// shuzizhong
module shuzizhong(
    input wire clk1,         
    input wire reset,        
    input wire ah1,          
    input wire am1,          
    input wire alarm1,       
    input wire en,           
    input wire naozhong,     
    output wire [0:6] shi,       
    output wire [0:6] ge,        
    output wire [0:6] min_shi,   
    output wire [0:6] min_ge,    
    output wire [0:6] sec_shi,   
    output wire [0:6] sec_ge,    
    output wire daodian,     
    output wire audio        
);
Settings: LEC_CHECK=0, CAP_MARGIN=20, CORE_MARGIN=2, CORE_UTILIZATION=65, SLEW_MARGIN=20; clock period 17.0 ns.
run.sh (not shown) runs the stock make flow with config.mk's settings and CLKGATE_MAP_FILE=.
Then changed:
--- a/flow/config.mk
+++ b/flow/config.mk
@@ -7,5 +7,7 @@
 export LEC_CHECK = 0
+export ABC_AREA = 1
 export CAP_MARGIN = 20
 export CORE_MARGIN = 2
-export CORE_UTILIZATION = 65
+export CORE_UTILIZATION = 68
+export CTS_CLUSTER_DIAMETER = 367
 export SLEW_MARGIN = 20
==> flow/constraint.sdc (replaced) <==
create_clock -name core_clock -period 12.7 [get_ports {clk1}]
set_input_delay 2.5400 -clock core_clock [delete_from_list [all_inputs] [get_ports {clk1}]]
set_output_delay 2.5400 -clock core_clock [all_outputs]
set_load 0.01 [all_outputs]
Effect: The changed run finished with timing, DRC and antenna clean. Hold slack loses 0.012 ns. Global-route usage came out higher by 4.2 points. Total power is higher by well over a third. Cell area climbs by a little under a tenth. Register-to-register slack loses 0.59 ns.

* * *

## xenon
Starting RTL as in the previous note.
==> flow/config.mk <==
export PLATFORM = sky130hd
export DESIGN_NAME = shuzizhong
export DESIGN_NICKNAME = shuzizhong
export VERILOG_FILES = /design/flow/design.v
export SDC_FILE = /design/flow/constraint.sdc
export NUM_CORES = 4
export LEC_CHECK = 0
export ABC_AREA = 1
export CAP_MARGIN = 20
export CORE_MARGIN = 2
export CORE_UTILIZATION = 65
export SLEW_MARGIN = 20
==> flow/constraint.sdc <==
create_clock -name core_clock -period 12.3 [get_ports {clk1}]
set_input_delay 2.4600 -clock core_clock [delete_from_list [all_inputs] [get_ports {clk1}]]
set_output_delay 2.4600 -clock core_clock [all_outputs]
set_load 0.01 [all_outputs]
xenon went all the way through the flow, and no timing, DRC or antenna check failed.
Inputs modified between xenon and yarrow:
-- flow/config.mk --
<<< xenon, line 7
export LEC_CHECK = 0
export ABC_AREA = 1
export CAP_MARGIN = 20
export CORE_MARGIN = 2
export CORE_UTILIZATION = 65
export SLEW_MARGIN = 20
>>> yarrow, line 7
export LEC_CHECK = 0
export CAP_MARGIN = 20
export CORE_MARGIN = 2
export CORE_UTILIZATION = 60
export SLEW_MARGIN = 20
==> flow/constraint.sdc <==
create_clock -name core_clock -period 13.2 [get_ports {clk1}]
set_input_delay 2.6400 -clock core_clock [delete_from_list [all_inputs] [get_ports {clk1}]]
set_output_delay 2.6400 -clock core_clock [all_outputs]
set_load 0.01 [all_outputs]
### Flow results
Summary of xenon and yarrow: one run falls short of a clean finish, namely yarrow. Going from xenon to yarrow, net count reported at finish shrank by more than 10%. Diff xenon -> yarrow | multi-input combinational cell area | up by more than 10%. [diff] initial DRC count, yarrow relative to xenon: improvement. yarrow: post-placement cell area 970 sq um above xenon. Summary of yarrow over xenon: data arrival time of the critical path has increased; wire length of the first global-routing pass rose by 5400 microns; clock share of power shows an increase of 15 points; area added between synthesis and finish rose 10 points; adder-cell share of the synthesized area shows an increase of 0.43 points. Looking only at power per unit of standard cell area, and setting everything else aside, the lower value of yarrow and xenon goes to yarrow. yarrow ends up with a worst hold slack that is 0.022 ns higher than in xenon.
> inputs changed (yarrow -> ember)
-- flow/config.mk --
<<< yarrow, line 7
export LEC_CHECK = 0
export CAP_MARGIN = 20
export CORE_MARGIN = 2
export CORE_UTILIZATION = 60
export SLEW_MARGIN = 20
>>> ember, line 7
export LEC_CHECK = 0
export ABC_AREA = 1
export CAP_MARGIN = 20
export CORE_MARGIN = 2
export CORE_UTILIZATION = 69
export SLEW_MARGIN = 20
==> flow/constraint.sdc <==
create_clock -name core_clock -period 29.8 [get_ports {clk1}]
set_input_delay 5.9600 -clock core_clock [delete_from_list [all_inputs] [get_ports {clk1}]]
set_output_delay 5.9600 -clock core_clock [all_outputs]
set_load 0.01 [all_outputs]
==> comparison <==
- Nothing crashed in yarrow and all stages finished; the problem is that the final layout failed, the offending checks being setup timing.
- ember was carried through to the last stage, and its layout satisfied the timing, DRC and antenna checks.
- Compared to yarrow, ember shows a wider setup margin.
- Taking yarrow as the reference, in ember routed wire length down 4600 microns; total non-filler cell area in the finished layout went down by 12%; number of placement rows down 5.3%; global-route usage increased 1.0 points.
- Critical-path maximum fanout in ember is 32 higher than in yarrow
- | number of distinct library cells after synthesis | ember vs yarrow | about 40% lower |
- ember vs. yarrow: count of plain and timing-repair buffers in the layout went down by 249.
- Diff yarrow -> ember: internal power consumption shows a reduction of about 47%, total power shows a reduction of 0.00039 W, sequential cell area shows no meaningful change.
## Diff of input files: raven against ember
-- flow/config.mk --
<<< ember, line 10
export CORE_MARGIN = 2
export CORE_UTILIZATION = 69
export SLEW_MARGIN = 20
>>> raven, line 10
export CORE_MARGIN = 2
export CORE_UTILIZATION = 72
export PLACE_DENSITY = 0.35
export SETUP_SLACK_MARGIN = 3.63
export SLEW_MARGIN = 20
==> flow/constraint.sdc <==
create_clock -name core_clock -period 12.3 [get_ports {clk1}]
set_input_delay 2.4600 -clock core_clock [delete_from_list [all_inputs] [get_ports {clk1}]]
set_output_delay 2.4600 -clock core_clock [all_outputs]
set_load 0.01 [all_outputs]
The core footprint in raven sits 4.0% below the value recorded for ember. When raven is measured against ember, its setup slack after placement turns out 11.29 ns lower. Seen in the log of raven: GRT-0116 during 5_1_grt, after which the run never completed. Vertical die dimension (raven vs. ember) decreases by a few percent. Measured against each other, raven and ember differ in die size, the higher figure coming from ember. As far as post-synthesis chip area from yosys goes, ember and raven are indistinguishable; the numbers are identical. Number of placement rows: lower on raven. Placed wire-length estimate after detailed placement ended up about 10% higher on raven than on ember. Routability congestion estimate went up by a little under 10% going from ember to raven.
Power is estimated from default activity; no workload was simulated.
